==> flow/design.v <==
module cl_builder
#(
    parameter DATA_WIDTH = 32,
    parameter DATA_PER_CL = 16,
    parameter CL_WIDTH = 512,
    parameter EVICTION_POLICY = "ALL_ZEROS"  
)
(
    input logic clk,
    input logic reset,
    input logic evict,
    input logic data_wr,
    input logic [DATA_WIDTH - 1 : 0 ] data_in,
    output logic out_cl_valid,
    output logic [CL_WIDTH - 1 : 0 ] out_cl
);
    logic                       build_data_valid    [DATA_PER_CL];
    logic [DATA_WIDTH - 1 : 0 ] build_cl            [DATA_PER_CL];
    logic [DATA_PER_CL - 1 : 0][DATA_WIDTH - 1 : 0 ] out_cl_elements;
    logic build_cl_full;
    assign build_cl_full = build_data_valid[DATA_PER_CL-1];
    assign out_cl = out_cl_elements;
    always_ff @(posedge clk) begin
        out_cl_valid <= build_cl_full || evict;
        if (data_wr) begin
            build_cl[0]         <= data_in;
            build_data_valid[0] <= 1;
        end
        else if (build_cl_full || evict || reset) begin
            build_data_valid[0] <= 0;
        end
        for (int i = 1; i < DATA_PER_CL; i++) begin
            if (build_cl_full || evict || reset) begin
                build_data_valid[i] <= 0;
            end
            else if (data_wr) begin
                build_data_valid[i] <= build_data_valid[i-1];
            end
            if (data_wr) begin
                build_cl[i] <= build_cl[i-1];
            end
        end
        for (int i = 0; i < DATA_PER_CL; i++) begin
            if (build_data_valid[i]) begin
                out_cl_elements[i] <= build_cl[i];
            end
            else begin
                if (EVICTION_POLICY == "ALL_ZEROS") begin
                    out_cl_elements[i] <= '0;
                end
                else if (EVICTION_POLICY == "ALL_ONES") begin
                    out_cl_elements[i] <= '1;
                end
            end
        end
    end
endmodule
module cl_fifo
#(
    parameter DATA_WIDTH = 512,
    parameter DEPTH = 8,
    parameter COUNT_WIDTH = 3,
    parameter ALM_FULL_DIFF = 4
)
(
    input  logic                      clock,
    input  logic                      sclr,
    input  logic                      wrreq,
    input  logic                      rdreq,
    input  logic [DATA_WIDTH - 1 : 0] data,
    output logic                      empty,
    output logic                      full,
    output logic                      almost_full,
    output logic [DATA_WIDTH - 1 : 0] q
);
    localparam ALM_FULL_VALUE = DEPTH - ALM_FULL_DIFF;
    logic [DATA_WIDTH - 1 : 0] mem [DEPTH];
    logic [COUNT_WIDTH - 1 : 0] wr_ptr;
    logic [COUNT_WIDTH - 1 : 0] rd_ptr;
    logic [COUNT_WIDTH : 0]     count;
    logic do_wr;
    logic do_rd;
    assign empty       = (count == 0);
    assign full        = (count == DEPTH);
    assign almost_full = (count >= ALM_FULL_VALUE);
    assign q           = mem[rd_ptr];
    assign do_wr = wrreq && !full;
    assign do_rd = rdreq && !empty;
    always_ff @(posedge clock) begin
        if (do_wr) begin
            mem[wr_ptr] <= data;
        end
    end
    always_ff @(posedge clock) begin
        if (sclr) begin
            wr_ptr <= '0;
            rd_ptr <= '0;
            count  <= '0;
        end
        else begin
            if (do_wr) begin
                wr_ptr <= (wr_ptr == DEPTH - 1) ? '0 : wr_ptr + 1'b1;
            end
            if (do_rd) begin
                rd_ptr <= (rd_ptr == DEPTH - 1) ? '0 : rd_ptr + 1'b1;
            end
            count <= count + do_wr - do_rd;
        end
    end
endmodule
module buffered_cl_builder
#(
    parameter DATA_WIDTH = 32,
    parameter DATA_PER_CL = 16,
    parameter CL_WIDTH = 512,
    parameter EVICTION_POLICY = "ALL_ZEROS",  
    parameter BUFFER_DEPTH = 8,  
    parameter ALM_FULL_DIFF = 4  
)
(
    input logic clk,
    input logic reset,
    input logic evict,
    input logic data_wr,
    input logic [DATA_WIDTH - 1 : 0 ] data_in,
    input logic cl_rd,
    output logic alm_full,
    output logic out_cl_valid,
    output logic [CL_WIDTH - 1 : 0 ] out_cl
);
    logic clb_out_cl_valid;
    logic [CL_WIDTH - 1 : 0 ] clb_out_cl;
    logic                      fifo_wr_en;
    logic [CL_WIDTH - 1 : 0 ]  fifo_data_in;
    logic                      fifo_empty;
    logic                      fifo_full;
    logic                      fifo_alm_full;
    logic [CL_WIDTH - 1 : 0 ]  fifo_data_out;
    assign out_cl_valid = ~fifo_empty;
    assign out_cl       = fifo_data_out;
    assign alm_full     = fifo_alm_full;
    always_ff @(posedge clk) begin
        fifo_wr_en   <= clb_out_cl_valid;
        fifo_data_in <= clb_out_cl;
    end
    cl_builder #(
        .DATA_WIDTH(DATA_WIDTH),
        .DATA_PER_CL(DATA_PER_CL),
        .CL_WIDTH(CL_WIDTH),
        .EVICTION_POLICY(EVICTION_POLICY)
    ) cl_builder_internal_mod (
        .clk(clk),
        .reset(reset),
        .evict(evict),
        .data_wr(data_wr),
        .data_in(data_in),
        .out_cl_valid(clb_out_cl_valid),
        .out_cl(clb_out_cl)
    );
    cl_fifo #(
        .DATA_WIDTH(CL_WIDTH),
        .DEPTH(BUFFER_DEPTH),
        .COUNT_WIDTH($clog2(BUFFER_DEPTH)),
        .ALM_FULL_DIFF(ALM_FULL_DIFF)
    ) buffer_fifo_mod (
        .clock(clk),
        .sclr(reset),
        .wrreq(fifo_wr_en),
        .rdreq(cl_rd),
        .data(fifo_data_in),
        .empty(fifo_empty),
        .full(fifo_full),
        .almost_full(fifo_alm_full),
        .q(fifo_data_out)
    );
endmodule
make LEC_CHECK=0 CAP_MARGIN=20 CORE_MARGIN=2 CORE_UTILIZATION=15 SLEW_MARGIN=20 SYNTH_MEMORY_MAX_BITS=8192 finish   # period 5.38 ns
run.sh (not shown) runs the stock make flow with config.mk's settings and CLKGATE_MAP_FILE=.
The first run completed with no timing, DRC or antenna violations.
Next try:
Settings changed: CORE_UTILIZATION 15 to 72, CTS_CLUSTER_SIZE from default to 68, SETUP_SLACK_MARGIN from default to 1.01.
Clock period 5.38 ns to 3.49 ns, I/O delays scaled along.
After rerunning:
- With this change the flow completed, yet does not pass: negative setup slack
- sequential share of layout area is higher by 2.8 points
- routed wire length is lower by a few percent
- area after synthesis is unchanged
Next try:
Settings changed: CAP_MARGIN 20 to 30, CELL_PAD_IN_SITES_GLOBAL_PLACEMENT from default to 2, CORE_MARGIN 2 to 6, CORE_UTILIZATION 72 to 50, CTS_CLUSTER_SIZE 68 to default, HOLD_SLACK_MARGIN from default to 0.01, SETUP_SLACK_MARGIN 1.01 to default.
Clock period 3.49 ns to 6.0 ns, I/O delays scaled along.
What happened: This time the run went through all stages and came out clean. Total power fell by well over a third. Utilization went down by 29 points. Routed wire length came out lower by roughly a tenth.
Next try:
Settings changed: CAP_MARGIN 30 to 20, CELL_PAD_IN_SITES_GLOBAL_PLACEMENT 2 to default, CORE_MARGIN 6 to 2, CORE_UTILIZATION 50 to 72, CTS_CLUSTER_SIZE from default to 21, HOLD_SLACK_MARGIN 0.01 to default, PLACE_DENSITY_LB_ADDON from default to 0.25.
Clock period 6.0 ns to 4.02 ns, I/O delays scaled along.
The changed run finished but fails on negative setup slack; worst setup slack is worse by 1.1 ns; via count is higher by 15%; routed wire length climbs by 21%; first-iteration DRC count rose by 150%; sequential power climbs by 50%; global-route usage went up by 16 points; synthesized cell count does not change.
Next try:
Settings changed: ABC_AREA from default to 1, CAP_MARGIN 20 to 10, CTS_CLUSTER_SIZE 21 to 72, HOLD_SLACK_MARGIN from default to 0.29, PLACE_DENSITY_LB_ADDON 0.25 to default, SETUP_SLACK_MARGIN from default to 1.01, TNS_END_PERCENT from default to 5.
Clock period 4.02 ns to 3.39 ns, I/O delays scaled along.
The changed run reached the layout checks and failed them: negative setup slack. Synthesized area is higher by roughly a tenth. Count of clock-buffer cells in the layout is higher by 13. Combinational power is higher by well over a third. Routed wire length is higher by roughly a tenth. Clock skew is lower by 0.014 ns. Cell area is higher by about a fifth. Global-route usage is lower by 1.5 points. Worst setup slack got worse by 0.013 ns. Sequential power is higher by about a fifth.
Next try:
Settings changed: ABC_AREA 1 to default, CAP_MARGIN 10 to 20, CELL_PAD_IN_SITES_DETAIL_PLACEMENT from default to 1, CORE_UTILIZATION 72 to 68, CTS_CLUSTER_SIZE 72 to default, HOLD_SLACK_MARGIN 0.29 to default, MAX_ROUTING_LAYER from default to met5, PLACE_DENSITY from default to 0.57, SETUP_SLACK_MARGIN 1.01 to -0.06, SLEW_MARGIN 20 to 35.
Clock period 3.39 ns to 3.54 ns, I/O delays scaled along.
Outcome: The new run did not get past clock tree synthesis (4_1_cts) with DPL-0033; area after synthesis falls by 12%; synthesized cell count went down by 60%; die size came out lower by 6.3%.
Power figures rest on the tool's default switching activity, not on a simulated workload.
